run A:
Design alu, start of the top module:
module alu #(
	parameter DATA_WIDTH = 32,
	parameter INST_WIDTH = 4
)(
	input                   i_clk,
	input                   i_rst_n,
	input  [DATA_WIDTH-1:0] i_data_a,
	input  [DATA_WIDTH-1:0] i_data_b,
	input  [INST_WIDTH-1:0] i_inst,
	input                   i_valid,
	output [DATA_WIDTH-1:0] o_data,
	output                  o_overflow,
	output                  o_valid
);
	reg [DATA_WIDTH - 1:0] o_data_r, o_data_w;
	reg o_overflow_r, o_overflow_w;
	reg o_valid_r, o_valid_w;
	reg [2 * DATA_WIDTH - 1:0] o_mul_temp;
	integer i;
	assign o_data = o_data_r;
	assign o_overflow = o_overflow_r;
	assign o_valid = o_valid_r;
	always @(*) begin
		if (i_valid) begin
			case (i_inst)
				4'd0: begin
					o_data_w = i_data_a + i_data_b;
					if (i_data_a[DATA_WIDTH - 1] && i_data_b[DATA_WIDTH - 1] && ~o_data_w[DATA_WIDTH - 1]) begin
						o_overflow_w = 1;
					end
  ...
make LEC_CHECK=0 ABC_AREA=1 CAP_MARGIN=20 CELL_PAD_IN_SITES_DETAIL_PLACEMENT=2 CELL_PAD_IN_SITES_GLOBAL_PLACEMENT=2 CORE_ASPECT_RATIO=1.64 CORE_MARGIN=2 CORE_UTILIZATION=65 CTS_CLUSTER_DIAMETER=144 MAX_ROUTING_LAYER=met4 MIN_ROUTING_LAYER=met2 PLACE_DENSITY=0.55 SETUP_SLACK_MARGIN=0.56 SLEW_MARGIN=40 finish   # period 6.55 ns
run.sh (not shown) runs the stock make flow with config.mk's settings and CLKGATE_MAP_FILE=.
Run A did not finish; a tool error ended it in global placement without I/O (3_1_place_gp_skip_io).
For run B, these inputs were changed with respect to run A:
# run A
export LEC_CHECK = 0
export ABC_AREA = 1
export CAP_MARGIN = 20
export CELL_PAD_IN_SITES_DETAIL_PLACEMENT = 2
export CELL_PAD_IN_SITES_GLOBAL_PLACEMENT = 2
export CORE_ASPECT_RATIO = 1.64
export CORE_MARGIN = 2
export CORE_UTILIZATION = 65
export CTS_CLUSTER_DIAMETER = 144
export MAX_ROUTING_LAYER = met4
export MIN_ROUTING_LAYER = met2
export PLACE_DENSITY = 0.55
export SETUP_SLACK_MARGIN = 0.56
export SLEW_MARGIN = 40
create_clock -name core_clock -period 6.55 [get_ports {i_clk}]
# run B
export LEC_CHECK = 0
export CAP_MARGIN = 20
export CORE_MARGIN = 2
export CORE_UTILIZATION = 58
export SLEW_MARGIN = 20
create_clock -name core_clock -period 6.47 [get_ports {i_clk}]
==> results <==
- Nothing crashed in run B and all stages finished; the problem is that the final layout failed, the offending checks being setup timing.
- When run B is set beside run A, its netlist area before placement turns out to be about 13% smaller.
- Number of placement rows of run B falls short of that of run A by more than 10%.
- Run B: standard cell core area is 1.8% lower than what run A reported.
- The and-or/or-and share of the synthesized area of run B exceeds that of run A by 3.3 points.
- Sort run A and run B by chip area line of the yosys report, descending, and run A comes first.
- Compared with run A, synthesized cell count in run B decreased by more than a quarter.
The following lists how run C was set up differently from run B:
# run B
export LEC_CHECK = 0
export CAP_MARGIN = 20
export CORE_MARGIN = 2
export CORE_UTILIZATION = 58
export SLEW_MARGIN = 20
create_clock -name core_clock -period 6.47 [get_ports {i_clk}]
# run C
export LEC_CHECK = 0
export CAP_MARGIN = 20
export CORE_MARGIN = 2
export CORE_UTILIZATION = 65
export SLEW_MARGIN = 20
create_clock -name core_clock -period 9.73 [get_ports {i_clk}]
STATUS run=run C STAGES=ALL_DONE FINAL_CHECKS=FAILED CAUSE=setup timing
The setup slack of run C is larger than that of run B.


The RTL this note starts from:
==> flow/design.v <==
module alu #(
	parameter DATA_WIDTH = 32,
	parameter INST_WIDTH = 4
)(
	input                   i_clk,
	input                   i_rst_n,
	input  [DATA_WIDTH-1:0] i_data_a,
	input  [DATA_WIDTH-1:0] i_data_b,
	input  [INST_WIDTH-1:0] i_inst,
	input                   i_valid,
	output [DATA_WIDTH-1:0] o_data,
	output                  o_overflow,
	output                  o_valid
);
	reg [DATA_WIDTH - 1:0] o_data_r, o_data_w;
	reg o_overflow_r, o_overflow_w;
	reg o_valid_r, o_valid_w;
	reg [2 * DATA_WIDTH - 1:0] o_mul_temp;
	integer i;
	assign o_data = o_data_r;
	assign o_overflow = o_overflow_r;
	assign o_valid = o_valid_r;
	always @(*) begin
		if (i_valid) begin
			case (i_inst)
				4'd0: begin
					o_data_w = i_data_a + i_data_b;
					if (i_data_a[DATA_WIDTH - 1] && i_data_b[DATA_WIDTH - 1] && ~o_data_w[DATA_WIDTH - 1]) begin
						o_overflow_w = 1;
					end
					else if (~i_data_a[DATA_WIDTH - 1] && ~i_data_b[DATA_WIDTH - 1] && o_data_w[DATA_WIDTH - 1]) begin
						o_overflow_w = 1;
					end
					else begin
						o_overflow_w = 0;
					end
					o_valid_w = 1;
				end
				4'd1: begin
					o_data_w = i_data_a - i_data_b;
					if (~i_data_a[DATA_WIDTH - 1] && i_data_b[DATA_WIDTH - 1] && o_data_w[DATA_WIDTH - 1]) begin
						o_overflow_w = 1;
					end
					else if (i_data_a[DATA_WIDTH - 1] && ~i_data_b[DATA_WIDTH - 1] && ~o_data_w[DATA_WIDTH - 1]) begin
						o_overflow_w = 1;
					end
					else begin
						o_overflow_w = 0;
					end
					o_valid_w = 1;
				end
				4'd2: begin
					o_data_w = i_data_a * i_data_b;
					if ((i_data_a[DATA_WIDTH - 1] == i_data_b[DATA_WIDTH - 1]) && o_data_w[DATA_WIDTH - 1]) begin
						o_overflow_w = 1;
					end
					else if ((i_data_a[DATA_WIDTH - 1] != i_data_b[DATA_WIDTH - 1]) && ~o_data_w[DATA_WIDTH - 1]) begin
						o_overflow_w = 1;
					end
					else begin
						o_overflow_w = 0;
					end
					o_valid_w = 1;
				end
				4'd3: begin
					if (~i_data_a[DATA_WIDTH - 1] && i_data_b[DATA_WIDTH - 1]) begin
						o_data_w = i_data_a;
					end
					else if (i_data_a[DATA_WIDTH - 1] && ~i_data_b[DATA_WIDTH - 1]) begin
						o_data_w = i_data_b;
					end
					else if (i_data_a > i_data_b) begin
						o_data_w = i_data_a;
					end
					else begin
						o_data_w = i_data_b;
					end
					o_overflow_w = 0;
					o_valid_w = 1;
				end
				4'd4: begin
					if (~i_data_a[DATA_WIDTH - 1] && i_data_b[DATA_WIDTH - 1]) begin
						o_data_w = i_data_b;
					end
					else if (i_data_a[DATA_WIDTH - 1] && ~i_data_b[DATA_WIDTH - 1]) begin
						o_data_w = i_data_a;
					end
					else if (i_data_a < i_data_b) begin
						o_data_w = i_data_a;
					end
					else begin
						o_data_w = i_data_b;
					end
					o_overflow_w = 0;
					o_valid_w = 1;
				end
				4'd5: begin
					{o_overflow_w, o_data_w} = i_data_a + i_data_b;
					o_valid_w = 1;
				end
				4'd6: begin
					o_data_w = i_data_a - i_data_b;
					if (i_data_a < i_data_b) begin
						o_overflow_w = 1;
					end
					else begin
						o_overflow_w = 0;
					end
					o_valid_w = 1;
				end
				4'd7: begin
					o_mul_temp = i_data_a * i_data_b;
					o_overflow_w = 0;
					for (i = DATA_WIDTH; i < 2 * DATA_WIDTH; i = i + 1) begin
						if (o_mul_temp[i]) begin
							o_overflow_w = 1;
						end
					end
					o_data_w = o_mul_temp[DATA_WIDTH - 1:0];
					o_valid_w = 1;
				end
				4'd8: begin
					if (i_data_a > i_data_b) begin
						o_data_w = i_data_a;
					end
					else begin
						o_data_w = i_data_b;
					end
					o_overflow_w = 0;
					o_valid_w = 1;
				end
				4'd9: begin
					if (i_data_a < i_data_b) begin
						o_data_w = i_data_a;
					end
					else begin
						o_data_w = i_data_b;
					end
					o_overflow_w = 0;
					o_valid_w = 1;
				end
				4'd10: begin
					o_data_w = i_data_a & i_data_b;
					o_overflow_w = 0;
					o_valid_w = 1;
				end
				4'd11: begin
					o_data_w = i_data_a | i_data_b;
					o_overflow_w = 0;
					o_valid_w = 1;
				end
				4'd12: begin
					o_data_w = (i_data_a & ~i_data_b) | (~i_data_a & i_data_b);
					o_overflow_w = 0;
					o_valid_w = 1;
				end
				4'd13: begin
					o_data_w = ~i_data_a;
					o_overflow_w = 0;
					o_valid_w = 1;
				end
				4'd14: begin
					for (i = 0; i < DATA_WIDTH; i = i + 1) begin
						o_data_w[i] = i_data_a[DATA_WIDTH - 1 - i];
					end
					o_overflow_w = 0;
					o_valid_w = 1;
				end
				default: begin
					o_overflow_w = 0;
					o_data_w = 0;
					o_valid_w = 1;
				end
			endcase
		end
		else begin
			o_overflow_w = 0;
			o_data_w = 0;
			o_valid_w = 0;
		end
	end
	always @(posedge i_clk or negedge i_rst_n) begin
		if (~i_rst_n) begin
			o_data_r <= 0;
			o_overflow_r <= 0;
			o_valid_r <= 0;
		end
		else begin
			o_data_r <= o_data_w;
			o_overflow_r <= o_overflow_w;
			o_valid_r <= o_valid_w;
		end
	end
endmodule
clock: 12.9 ns
lec_check: 0
cap_margin: 20
cell_pad_in_sites_global_placement: 0
core_margin: 7
core_utilization: 64
cts_cluster_diameter: 196
cts_cluster_size: 95
gpl_timing_driven: 0
place_density_lb_addon: 0.23
slew_margin: 5
tns_end_percent: 25
The first run produced a layout that fails on setup timing.
Change:
- CAP_MARGIN: 20 -> 0
- CORE_MARGIN: 7 -> 10
- CTS_CLUSTER_DIAMETER: 196 -> 342
- GPL_TIMING_DRIVEN: 0 -> 1
- HOLD_SLACK_MARGIN: not set -> -0.08
- SLEW_MARGIN: 5 -> 10
- The changed run completed with no timing, DRC or antenna violations
- clock-buffer cell count increases by 1
- sequential share of layout area hardly moves
- first-iteration DRC count fell by 30%
- cell area came out lower by 1.1%
- synthesized area stays the same
- maximum frequency went up by 7.4%
- global-route usage went down by 7.7 points
- hold slack gains 350 ps
- non-clock buffer count came out lower by 174
Change:
- ABC_AREA: not set -> 1
- CAP_MARGIN: 0 -> 20
- CORE_MARGIN: 10 -> 7
- CORE_UTILIZATION: 64 -> 72
- CTS_CLUSTER_DIAMETER: 342 -> 33
- HOLD_SLACK_MARGIN: -0.08 -> not set
- PLACE_DENSITY_LB_ADDON: 0.23 -> not set
- SETUP_SLACK_MARGIN: not set -> -0.61
- SLEW_MARGIN: 10 -> 5
- clock period: 12.9 -> 6.88 ns (I/O delays scaled with it)
With this change the flow stopped in global routing.
Die area goes down by a few percent.
Synthesized area goes up by about a fifth.
Synthesized cell count goes up by well over a third.
Change:
- ABC_AREA: 1 -> not set
- CELL_PAD_IN_SITES_GLOBAL_PLACEMENT: 0 -> 1
- CORE_UTILIZATION: 72 -> 57
- CTS_CLUSTER_DIAMETER: 33 -> 332
- GPL_TIMING_DRIVEN: 1 -> 0
- PLACE_DENSITY_LB_ADDON: not set -> 0.29
- clock period: 6.88 -> 12.9 ns (I/O delays scaled with it)
Effect: The changed run completed and failed the layout checks on setup timing. Die size rises by roughly a tenth. Area after synthesis went down by roughly a tenth. Synthesized cell count shrinks by a quarter to a third.
